## try-lagoon
==> flow/design.v <==
module alu (
    input               i_clk,
    input               i_rst_n,
    input               i_valid,
    input signed [11:0] i_data_a,
    input signed [11:0] i_data_b,
    input        [2:0]  i_inst,
    output              o_valid,
    output       [11:0] o_data,
    output              o_overflow
);
reg  [11:0] o_data_w, o_data_r;
reg         o_valid_w, o_valid_r;
reg         o_overflow_w, o_overflow_r;
reg  [19:0] data_old;
reg         overflow_old;
wire [12:0] data_add, data_sub, data_mean;
wire [23:0] data_mul;
wire [19:0] data_mul_round;
wire [20:0] data_mac;
wire [11:0] data_a_abs, data_b_abs;
assign o_valid = o_valid_r;
assign o_data = o_data_r;
assign o_overflow = o_overflow_r;
assign data_add = {i_data_a[11], i_data_a} + {i_data_b[11], i_data_b};
assign data_sub = {i_data_a[11], i_data_a} - {i_data_b[11], i_data_b};
assign data_mul = {{12{i_data_a[11]}}, i_data_a} * {{12{i_data_b[11]}}, i_data_b};
assign data_mul_round = {data_mul[23], data_mul[23:5]} + {19'd0, data_mul[4]};
assign data_mac = {data_mul_round[19], data_mul_round} + {data_old[19], data_old};
assign data_mean = data_add >> 1;
assign data_a_abs = i_data_a[11]? ~(i_data_a)+12'd1: i_data_a;
assign data_b_abs = i_data_b[11]? ~(i_data_b)+12'd1: i_data_b;
always@(*) begin
  o_data_w = 12'd0;
  o_valid_w = i_valid;
  o_overflow_w = 1'b0;
  case(i_inst)
    3'b000: begin  
      o_overflow_w = ^data_add[12:11];
      o_data_w = data_add[11:0];
    end
    3'b001: begin  
      o_overflow_w = ^data_sub[12:11];
      o_data_w = data_sub[11:0];
    end
    3'b010: begin  
      o_data_w = data_mul_round[11:0];
      o_overflow_w = ~(data_mul_round[19:11] == 9'b1_1111_1111 | data_mul_round[19:11] == 9'b0_0000_0000);
    end
    3'b011: begin  
      o_data_w = data_mac[11:0]; 
      o_overflow_w = ~(data_mac[20:11] == 10'b11_1111_1111 | data_mac[20:11] == 10'b00_0000_0000) | overflow_old;
    end
    3'b100: begin  
      o_data_w = ~(i_data_a ^ i_data_b);
    end
    3'b101: begin  
      o_data_w = ~i_data_a[11]? i_data_a: 12'd0;
    end
    3'b110: begin  
      o_data_w = data_mean[11:0];
    end
    3'b111: begin  
      o_data_w = (data_a_abs >= data_b_abs)? data_a_abs: data_b_abs;
    end
  endcase
end
always@(posedge i_clk or negedge i_rst_n) begin
  if(~i_rst_n) begin
    o_data_r <= 12'd0;
    o_overflow_r <= 1'b0;
    o_valid_r <= 1'b0;
  end 
  else begin
    o_data_r <= o_data_w;
    o_overflow_r <= o_overflow_w;
    o_valid_r <= o_valid_w;
  end
end
always@(posedge i_clk or negedge i_rst_n) begin
  if(~i_rst_n) begin
    data_old <= 20'd0;
    overflow_old <= 1'b0;
  end
  else if(i_valid) begin
    if(i_inst == 3'b011)begin
      data_old <= {{8{o_data_w[11]}}, o_data_w};
      overflow_old <= o_overflow_w;
    end
    else begin
      data_old <= 20'd0;
      overflow_old <= 1'b0;
    end
  end
end
endmodule
Settings: LEC_CHECK=0, CAP_MARGIN=20, CELL_PAD_IN_SITES_DETAIL_PLACEMENT=0, CELL_PAD_IN_SITES_GLOBAL_PLACEMENT=0, CORE_MARGIN=2, CORE_UTILIZATION=72, CTS_CLUSTER_DIAMETER=219, CTS_CLUSTER_SIZE=42, GPL_ROUTABILITY_DRIVEN=1, GPL_TIMING_DRIVEN=1, MAX_ROUTING_LAYER=met5, PLACE_DENSITY_LB_ADDON=0.24, SETUP_SLACK_MARGIN=0.05, SLEW_MARGIN=20, TNS_END_PERCENT=35; clock period 9.36 ns.
run.sh (not shown) runs the stock make flow with config.mk's settings and CLKGATE_MAP_FILE=.
As the logs show, try-lagoon stopped at global routing after a tool error, so it never reached the end of the flow.
The following lists how try-umber was set up differently from try-lagoon:
# try-lagoon
export LEC_CHECK = 0
export CAP_MARGIN = 20
export CELL_PAD_IN_SITES_DETAIL_PLACEMENT = 0
export CELL_PAD_IN_SITES_GLOBAL_PLACEMENT = 0
export CORE_MARGIN = 2
export CORE_UTILIZATION = 72
export CTS_CLUSTER_DIAMETER = 219
export CTS_CLUSTER_SIZE = 42
export GPL_ROUTABILITY_DRIVEN = 1
export GPL_TIMING_DRIVEN = 1
export MAX_ROUTING_LAYER = met5
export PLACE_DENSITY_LB_ADDON = 0.24
export SETUP_SLACK_MARGIN = 0.05
export SLEW_MARGIN = 20
export TNS_END_PERCENT = 35
create_clock -name core_clock -period 9.36 [get_ports {i_clk}]
# try-umber
export LEC_CHECK = 0
export CAP_MARGIN = 20
export CELL_PAD_IN_SITES_DETAIL_PLACEMENT = 0
export CELL_PAD_IN_SITES_GLOBAL_PLACEMENT = 0
export CORE_MARGIN = 2
export CORE_UTILIZATION = 71
export CTS_CLUSTER_DIAMETER = 219
export CTS_CLUSTER_SIZE = 42
export GPL_ROUTABILITY_DRIVEN = 1
export GPL_TIMING_DRIVEN = 1
export MAX_ROUTING_LAYER = met5
export PLACE_DENSITY_LB_ADDON = 0.24
export SETUP_SLACK_MARGIN = -0.3
export SLEW_MARGIN = 40
export TNS_END_PERCENT = 35
create_clock -name core_clock -period 9.36 [get_ports {i_clk}]
==> comparison <==
- None of the runs try-umber and try-lagoon ends with a clean layout.
- For try-lagoon, the flow was terminated by a tool error in global routing and produced no final design.
- Diff try-lagoon..try-umber | number of standard-cell rows in the floorplan | unchanged
- Going from try-lagoon to try-umber, overall die height increased 0.68%; number of instances resized during post-cts repair moved down; number of buffers added to fix hold violations after cts neither gained nor lost much.
- Reported for try-umber and try-lagoon, area share of fa/ha/maj cells after synthesis turned out identical to the last digit.
- NOTE: setup slack at placement in try-umber exceeds that of try-lagoon
- When try-umber is set beside try-lagoon, its width of the die turns out to be 0.84 um larger.
- As of try-umber, die size had risen slightly compared to try-lagoon.

---

Starts from the design.v that is shown in full above.
Settings: LEC_CHECK=0, CAP_MARGIN=20, CELL_PAD_IN_SITES_DETAIL_PLACEMENT=0, CELL_PAD_IN_SITES_GLOBAL_PLACEMENT=0, CORE_MARGIN=2, CORE_UTILIZATION=72, CTS_CLUSTER_DIAMETER=28, CTS_CLUSTER_SIZE=42, GPL_ROUTABILITY_DRIVEN=1, GPL_TIMING_DRIVEN=1, MAX_ROUTING_LAYER=met5, PLACE_DENSITY_LB_ADDON=0.19, SETUP_SLACK_MARGIN=-0.3, SLEW_MARGIN=20, TNS_END_PERCENT=35; clock period 9.36 ns.
The baseline completed, yet does not pass: negative setup slack.
Then changed:
Settings changed: ABC_AREA set to 1, CORE_UTILIZATION 72 to 71, CTS_CLUSTER_DIAMETER 28 to 219, CTS_CLUSTER_SIZE 42 to 13, HOLD_SLACK_MARGIN set to 0.09, PLACE_DENSITY_LB_ADDON 0.19 to 0.24, SLEW_MARGIN 20 to 40.
What happened:
- The new run produced a layout that fails on negative setup slack
- final cell count goes up by about 18%
- final area goes down by 2.1%
- sequential share of layout area is higher by 0.11 points
Then changed:
Settings changed: ABC_AREA 1 to not set, CORE_UTILIZATION 71 to 40, CTS_CLUSTER_DIAMETER 219 to 157, CTS_CLUSTER_SIZE 13 to 96, HOLD_SLACK_MARGIN 0.09 to not set, PLACE_DENSITY_LB_ADDON 0.24 to not set, SETUP_SLACK_MARGIN -0.3 to -0.77, SLEW_MARGIN 40 to 20, TNS_END_PERCENT 35 to 10.
The changed run completed and failed the layout checks on negative setup slack. Die area increases by well over a third. Non-clock buffer count increases by 145. Area after synthesis decreases by a little under a tenth.
Then changed:
Settings changed: CORE_UTILIZATION 40 to 54, CTS_CLUSTER_DIAMETER 157 to 183, CTS_CLUSTER_SIZE 96 to 100, PLACE_DENSITY set to 0.37, SETUP_SLACK_MARGIN -0.77 to -0.62, TNS_END_PERCENT 10 to not set.
Outcome:
- The changed run completed and failed the layout checks on negative setup slack
- area after synthesis is unchanged
- cell area went down by about 0.5%
- sequential cell count is unchanged
- critical path depth went up by 1
- setup slack gains 78 ps
- routed wire length went down by about 1.2%
- sequential share of layout area barely changes
- core utilization went up by 19 points
Then changed:
Settings changed: ABC_AREA set to 1, CORE_UTILIZATION 54 to 71, CTS_CLUSTER_DIAMETER 183 to 219, CTS_CLUSTER_SIZE 100 to 42, HOLD_SLACK_MARGIN set to -0.08, PLACE_DENSITY 0.37 to not set, PLACE_DENSITY_LB_ADDON set to 0.24, SETUP_SLACK_MARGIN -0.62 to -0.3, SLEW_MARGIN 20 to 0, TNS_END_PERCENT set to 35.
=>
- The new run completed, yet does not pass: negative setup slack
- routed wire length increases by 36%
- sequential cell count does not change
- setup slack degrades by 300 ps
- maximum frequency goes down by 3.1%
- final cell count came out higher by 12%
Then changed:
Settings changed: ABC_AREA 1 to not set, CORE_UTILIZATION 71 to 33, CTS_CLUSTER_SIZE 42 to 100, HOLD_SLACK_MARGIN -0.08 to not set, PLACE_DENSITY_LB_ADDON 0.24 to not set, SETUP_SLACK_MARGIN -0.3 to -0.46, SLEW_MARGIN 0 to 20, TNS_END_PERCENT 35 to not set.
Result: The changed run completed, yet does not pass: negative setup slack; register-to-register slack loses 490 ps; critical path depth fell by 3; synthesized cell count came out lower by 23%; area after synthesis decreases by 7.5%; die size goes up by 95%; fmax goes up by 4.1%; count of clock-buffer cells in the layout drops by 1; setup slack improves by 390 ps.
